Setup of run 1:
==> flow/design.v <==
`timescale 1ns/100ps
module conv(
           input Aclk,
           input rst,
           input [7:0] Xin,
           input [7:0] Kin,
           output reg [7:0] Rout,
           output reg result_done
       );
reg [7:0] pattern [9-1:0];
reg [4:0] daddr;
wire pattern_done;
reg [7:0] kernel [4-1:0];
reg [4:0] kaddr;
wire kernel_done;
reg [7:0] result [4-1:0];
reg [4:0] out_cnt;
integer i;
assign pattern_done = (daddr-1>=9) ? 1'd1 : 1'd0;
always@(posedge Aclk)
begin
    if(rst)
    begin
        for(i=0;i<9;i=i+1)
        begin
            pattern[i] <= 7'd0;
        end
        daddr <= 5'd1;   
    end
    else
    begin
        if(pattern_done)
        begin
            pattern[daddr] <= pattern[daddr];
            daddr <= daddr;
        end
        else
        begin
            pattern[daddr-1] <= Xin;
            daddr <= daddr + 5'd1;
        end
    end
end
assign kernel_done = (kaddr-1>=4) ? 1'd1 : 1'd0;
always@(posedge Aclk)
begin
    if(rst)
    begin
        for(i=0;i<4;i=i+1)
        begin
            kernel[i] <= 7'd0;
        end
        kaddr <= 5'd1;
    end
    else
    begin
        if(kernel_done)
        begin
            kernel[kaddr] <= kernel[kaddr];
            kaddr <= kaddr;
        end
        else
        begin
            kernel[kaddr-1] <= Kin;
            kaddr <= kaddr + 5'd1;
        end
    end
end
always@(*)
begin
    if(rst)
    begin
        for(i=0;i<4;i=i+1)
        begin
            result[i] = 7'd0;
        end
    end
    else
    begin
        if(pattern_done & kernel_done)
        begin
            result[0] = pattern[0]*kernel[0] + pattern[1]*kernel[1] + pattern[3]*kernel[2] + pattern[4]*kernel[3];
            result[1] = pattern[1]*kernel[0] + pattern[2]*kernel[1] + pattern[4]*kernel[2] + pattern[5]*kernel[3];
            result[2] = pattern[3]*kernel[0] + pattern[4]*kernel[1] + pattern[6]*kernel[2] + pattern[7]*kernel[3];
            result[3] = pattern[4]*kernel[0] + pattern[5]*kernel[1] + pattern[7]*kernel[2] + pattern[8]*kernel[3];
        end
        else
        begin
            for(i=0;i<4;i=i+1)
            begin
                result[i] = 7'd0;
            end
        end
    end
end
always@(posedge Aclk)
begin
    if(rst)
    begin
        result_done <= 1'd0;
    end
    else
    begin
        if(pattern_done & kernel_done)
        begin
            result_done <= 1'd1;
        end
        else
        begin
            result_done <= result_done;
        end
    end
end
always@(posedge Aclk)
begin
    if(rst)
    begin
        Rout <= 7'd0;
        out_cnt <= 5'd1;
    end
    else
    begin
        if(pattern_done & kernel_done)
        begin
            out_cnt <= out_cnt + 5'd1;
            Rout <= result[out_cnt-1];
        end
        else
        begin
            out_cnt <= 5'd1;
            Rout <= 5'd0;
        end
    end
end
endmodule
make LEC_CHECK=0 CAP_MARGIN=20 CORE_MARGIN=2 CORE_UTILIZATION=52 CTS_CLUSTER_SIZE=10 PLACE_DENSITY=0.4 SETUP_SLACK_MARGIN=1.17 SLEW_MARGIN=20 finish   # period 4.88 ns
run.sh (not shown) runs the stock make flow with config.mk's settings and CLKGATE_MAP_FILE=.
Run 1 finished all stages; layout check result: FAIL, due to setup timing.
--- input diff run 1..run 2 ---
diff --git a/flow/config.mk b/flow/config.mk
--- a/flow/config.mk
+++ b/flow/config.mk
@@ -10,4 +10 @@
-export CORE_UTILIZATION = 52
-export CTS_CLUSTER_SIZE = 10
-export PLACE_DENSITY = 0.4
-export SETUP_SLACK_MARGIN = 1.17
+export CORE_UTILIZATION = 40
==> flow/constraint.sdc <==
create_clock -name core_clock -period 10.0 [get_ports {Aclk}]
set_input_delay 2.0000 -clock core_clock [delete_from_list [all_inputs] [get_ports {Aclk}]]
set_output_delay 2.0000 -clock core_clock [all_outputs]
set_load 0.01 [all_outputs]
Findings:
- Comparing run 2 against run 1, there is no change at all in average cell area after synthesis.
- Compared to run 1, run 2 has met2 track demand over resource 18 points lower.
- [compare] base=run 1 new=run 2: standard-cell row count saw an increase; total wirelength of the detailed-routed design shrank by about 9%.
- Having completed the whole flow, run 2 delivered a layout that passed the timing, design-rule and antenna checks.
- Total setup buffers inserted after CTS (lower): run 2
- Vias: run 2 fewer than run 1
- Final core utilization: run 2 vs run 1 down 20 points
- Relative to run 1, fraction of area in non-clock buffers has gone down in run 2.
The inputs of run 3 differ from those of run 2 as listed below.
diff --git a/flow/config.mk b/flow/config.mk
--- a/flow/config.mk
+++ b/flow/config.mk
@@ -10 +10,4 @@
-export CORE_UTILIZATION = 40
+export CORE_UTILIZATION = 69
+export CTS_CLUSTER_DIAMETER = 230
+export CTS_CLUSTER_SIZE = 100
+export HOLD_SLACK_MARGIN = 0.27
@@ -11,0 +15 @@
+export TNS_END_PERCENT = 5
==> comparison <==
Cell area after layout in run 3 is about 1.6% lower than in run 2
Diff run 2 -> run 3: combinational fraction of the cell area +1.1 points; post-route worst setup slack +0.21 ns; met3 layer wire length in the routed design +23%; combined global-route utilization of all metal layers +15 points; utilization +30 points.
Setup changes, run 3 to run 4
==> flow/config.mk <==
export PLATFORM = sky130hd
export DESIGN_NAME = conv
export DESIGN_NICKNAME = conv
export VERILOG_FILES = /design/flow/design.v
export SDC_FILE = /design/flow/constraint.sdc
export NUM_CORES = 4
export LEC_CHECK = 0
export ABC_AREA = 0
export CAP_MARGIN = 30
export CELL_PAD_IN_SITES_GLOBAL_PLACEMENT = 3
export CORE_ASPECT_RATIO = 1.35
export CORE_MARGIN = 2
export CORE_UTILIZATION = 51
export GPL_ROUTABILITY_DRIVEN = 1
export MIN_ROUTING_LAYER = met1
export SLEW_MARGIN = 20
Findings:
Area of placed instances ended up 220 um2 higher on run 4 than on run 3. [diff] wire length reported by the detailed router, run 4 relative to run 3: regression. Going from run 3 to run 4, wire length of the first global-routing pass grows by 2700 um.
Edits applied to the flow inputs when going from run 4 to run 5:
diff --git a/flow/config.mk b/flow/config.mk
--- a/flow/config.mk
+++ b/flow/config.mk
@@ -14,2 +14,3 @@
-export GPL_ROUTABILITY_DRIVEN = 1
-export MIN_ROUTING_LAYER = met1
+export GPL_ROUTABILITY_DRIVEN = 0
+export GPL_TIMING_DRIVEN = 0
+export MIN_ROUTING_LAYER = met2
Results
From run 4 to run 5 the numbers moved as follows: layout overhead on the synthesized area up 1.1 points; sum of routed wire length over all layers climbed 19%; xor/xnor share of the synthesized area saw little to no change.

---

## run A
RTL: the design.v shown in full above, as it stands there.
clock: 7.85 ns
lec_check: 0
cap_margin: 20
core_margin: 2
core_utilization: 63
slew_margin: 20
Per the final summary, run A finished and its layout is clean on timing, DRC and antenna.
The inputs of run B differ from those of run A as listed below.
# run A
export LEC_CHECK = 0
export CAP_MARGIN = 20
export CORE_MARGIN = 2
export CORE_UTILIZATION = 63
export SLEW_MARGIN = 20
create_clock -name core_clock -period 7.85 [get_ports {Aclk}]
# run B
export LEC_CHECK = 0
export CAP_MARGIN = 20
export CORE_MARGIN = 2
export CORE_UTILIZATION = 65
export SETUP_SLACK_MARGIN = 1.17
export SLEW_MARGIN = 20
create_clock -name core_clock -period 6.53 [get_ports {Aclk}]
## What came out
- Of run A and run B, only run A finishes the flow clean.
- In run B the number of antenna violations at the first check in global routing turned out 1 lower than in run A.
- In run B, finished layout cell area is higher than in run A.
- Diff run A and run B: quantity of gates resized following cts higher in run B
- Diff run A -> run B | number of fillers in the final layout | down by a little under 10%
- Compared with run A, in run B area growth from synthesis to layout rose 8.5 points, number of iterations in the first detailed-routing pass fell 1, measured slew at the worst slew-check pin fell 130 ps, via count rose 5.0%.
- Taking run A as the reference point, the delay of the slowest cell on the worst path of run B falls by 310 ps.
> inputs changed (run B -> run C)
# run B
export LEC_CHECK = 0
export CAP_MARGIN = 20
export CORE_MARGIN = 2
export CORE_UTILIZATION = 65
export SETUP_SLACK_MARGIN = 1.17
export SLEW_MARGIN = 20
create_clock -name core_clock -period 6.53 [get_ports {Aclk}]
# run C
export LEC_CHECK = 0
export CAP_MARGIN = 20
export CORE_MARGIN = 2
export CORE_UTILIZATION = 40
export SLEW_MARGIN = 20
create_clock -name core_clock -period 7.85 [get_ports {Aclk}]
==> comparison <==
Run C: PASS, flow complete, no timing, DRC or antenna violations
[diff] die size, run C relative to run B: regression
Cell area | run C vs run B | run C smaller
In the reports for run C and run B, the smaller combinational cell area excluding buffers and inverters belongs to run C.
Number of detailed-route iterations in the first pass came out higher on run C than on run B.
For run D, these inputs were changed with respect to run C:
# run C
export LEC_CHECK = 0
export CAP_MARGIN = 20
export CORE_MARGIN = 2
export CORE_UTILIZATION = 40
export SLEW_MARGIN = 20
create_clock -name core_clock -period 7.85 [get_ports {Aclk}]
# run D
export LEC_CHECK = 0
export CAP_MARGIN = 20
export CORE_MARGIN = 2
export CORE_UTILIZATION = 47
export SETUP_SLACK_MARGIN = 1.17
export SLEW_MARGIN = 20
create_clock -name core_clock -period 4.88 [get_ports {Aclk}]
## What came out
- Run D vs run C — number of standard-cell rows in the floorplan dropped by a little under 10%
- Run D vs run C: length of routed wiring on met1 down in run D
- No crash in run D: every stage finished, but the layout fails its final checks due to negative setup slack.
- [compare] base=run C new=run D: final instance count without filler cells rose 3.5%, wire length of the first global-routing pass rose 2.5 mm, first-pass iteration count of the detailed router rose 2.
Relative to run D, the following input files were edited for run E:
# run D
export LEC_CHECK = 0
export CAP_MARGIN = 20
export CORE_MARGIN = 2
export CORE_UTILIZATION = 47
export SETUP_SLACK_MARGIN = 1.17
export SLEW_MARGIN = 20
create_clock -name core_clock -period 4.88 [get_ports {Aclk}]
# run E
export LEC_CHECK = 0
export CAP_MARGIN = 20
export CORE_MARGIN = 2
export CORE_UTILIZATION = 63
export SLEW_MARGIN = 20
create_clock -name core_clock -period 4.36 [get_ports {Aclk}]
## What came out
- Final checks on run E, whose flow otherwise completed, came back failing, citing negative setup slack.
- Number of antenna violations at the first check in global routing | run E below run D
- Run E against run D: number of gates resized after cts went down 39; via count went up about 2.4%.

---

== the previous run ==
Starts from the design.v that is shown in full above.
clock: 6.5 ns
lec_check: 0
cap_margin: 20
core_aspect_ratio: 0.92
core_margin: 2
core_utilization: 72
cts_cluster_size: 51
place_density_lb_addon: 0.0
setup_slack_margin: 1.83
slew_margin: 20
tns_end_percent: 65
The flow completed for the previous run, but it is not clean: the layout still shows setup timing.
Modified inputs, the current run compared to the previous run
- changing CAP_MARGIN from 20 to 0
- setting HOLD_SLACK_MARGIN to 0.3 for the first time
## What came out
The current run completed end to end; final checks failed (setup timing).
Final standard cell count with taps included and fillers excluded came out exactly the same in the previous run and the current run.
| critical path arrival | the current run vs the previous run | ≈ equal |
The previous run → the current run: first-pass GRT wire length essentially unchanged, synthesized area essentially unchanged, pin count of the biggest net entering global routing essentially unchanged, design area essentially unchanged, number of hold-repair buffers added at the cts stage essentially unchanged.
Diff the previous run -> the current run: post-route core utilization about even, wire length about even, worst setup slack about even.

---

// conv: RTL as listed in full above, without the edits since
==> flow/config.mk <==
export PLATFORM = sky130hd
export DESIGN_NAME = conv
export DESIGN_NICKNAME = conv
export VERILOG_FILES = /design/flow/design.v
export SDC_FILE = /design/flow/constraint.sdc
export NUM_CORES = 4
export LEC_CHECK = 0
export CAP_MARGIN = 25
export CORE_MARGIN = 10
export CORE_UTILIZATION = 40
export MAX_ROUTING_LAYER = met4
export SLEW_MARGIN = 20
==> flow/constraint.sdc <==
create_clock -name core_clock -period 10.0 [get_ports {Aclk}]
set_input_delay 2.0000 -clock core_clock [delete_from_list [all_inputs] [get_ports {Aclk}]]
set_output_delay 2.0000 -clock core_clock [all_outputs]
set_load 0.01 [all_outputs]
The starting point passed the timing, design-rule and antenna checks.
Then changed:
ABC_AREA = 0   (was unset)
CORE_MARGIN = 2   (was 10)
CORE_UTILIZATION = 21   (was 40)
GPL_ROUTABILITY_DRIVEN = 0   (was unset)
MAX_ROUTING_LAYER = unset   (was met4)
The new run ran to the end with no violations. Fmax increases by about 1.9%. Synthesized area does not change. Synthesized cell count does not change. Count of clock-buffer cells in the layout decreases by 1. Via count decreases by 1.9%. Register-to-register slack is better by 0.14 ns. Flip-flop count does not change.
Then changed:
CORE_ASPECT_RATIO = 1.35   (was unset)
CORE_UTILIZATION = 51   (was 21)
GPL_ROUTABILITY_DRIVEN = 1   (was 0)
MIN_ROUTING_LAYER = met2   (was unset)
Critical path depth goes up by 1.
Global-route usage climbs by 34 points.
Die area falls by about 60%.
Final cell count decreases by about 22%.
Setup slack loses 0.23 ns.
Final area is lower by 4.2%.
Then changed:
ABC_AREA = 1   (was 0)
CAP_MARGIN = 20   (was 25)
CORE_ASPECT_RATIO = unset   (was 1.35)
CORE_UTILIZATION = 21   (was 51)
GPL_ROUTABILITY_DRIVEN = unset   (was 1)
MIN_ROUTING_LAYER = unset   (was met2)
Non-clock buffer count does not change.
Die area came out higher to 2.6 times its value.
Worst hold slack gets worse by 0.051 ns.

---

## tundra
RTL: the design.v shown in full above, as it stands there.
export LEC_CHECK = 0
export ABC_AREA = 1
export CAP_MARGIN = 20
export CORE_MARGIN = 2
export CORE_UTILIZATION = 72
export CTS_CLUSTER_DIAMETER = 272
export CTS_CLUSTER_SIZE = 19
export PLACE_DENSITY = 0.77
export SETUP_SLACK_MARGIN = -0.25
export SLEW_MARGIN = 20
create_clock -name core_clock -period 8.23 [get_ports {Aclk}]
### tundra -> fjord
- a deleted CTS_CLUSTER_SIZE that had been 19
- a change of CORE_UTILIZATION from 72 to 65
- a deleted CTS_CLUSTER_DIAMETER that had been 272
- a deleted PLACE_DENSITY that had been 0.77
- a deleted ABC_AREA that had been 1
- a deleted SETUP_SLACK_MARGIN that had been -0.25
- a change of the clock period (ns, I/O delays scaled along) from 8.23 to 6.45
Results
fjord completed end to end; final checks failed (negative setup slack).
In terms of area fraction in mux cells, tundra and fjord differ only marginally.
Highest achievable clock rate went up by a little under 10% going from tundra to fjord.
Changes observed in fjord relative to tundra: number of cells upsized or downsized after cts climbed 13; wire length decreased 7.0%; number of clock buffers in the layout went down 3.
fjord -> tundra: worst-skew pair later-pin latency flat
Looking at fjord and tundra, the fraction of the mapped netlist area in compound gates is a wash.
Required time of the worst setup path ends up lower on fjord.
Relative to tundra, fjord improves via count.
Input changes introduced in delta (baseline for comparison: fjord):
- a change of CORE_UTILIZATION from 65 to 26
- a change of the clock period (ns, I/O delays scaled along) from 6.45 to 15.1
==> comparison <==
- delta | stages: all done | timing, DRC, antenna: all pass
- Compared with fjord, in delta number of fill cells in the layout went up by 6071.
- fjord has lower smallest hold slack than delta.
- delta vs. fjord: wire length reported by the detailed router lower, cell area now smaller.

---

// conv: RTL as listed in full above, without the edits since
export LEC_CHECK = 0
export CAP_MARGIN = 20
export CORE_MARGIN = 2
export CORE_UTILIZATION = 60
export CTS_CLUSTER_SIZE = 98
export PLACE_DENSITY = 0.35
export SETUP_SLACK_MARGIN = 1.17
export SLEW_MARGIN = 20
create_clock -name core_clock -period 4.88 [get_ports {Aclk}]
The first run finished but fails on setup timing.
==> next run, changes <==
- CORE_UTILIZATION: 60 -> 66
- CTS_CLUSTER_SIZE: 98 -> 32
- PLACE_DENSITY: 0.35 -> unset
- SETUP_SLACK_MARGIN: 1.17 -> unset
- clock period: 4.88 -> 5.93 ns (I/O delays scaled with it)
The new run completed and failed the layout checks on setup timing.
Worst setup slack gets better by 1.0 ns.
Fmax stays flat.
Core utilization increases by 3.1 points.
Synthesized cell count is unchanged.
Count of clock-buffer cells in the layout went down by 3.
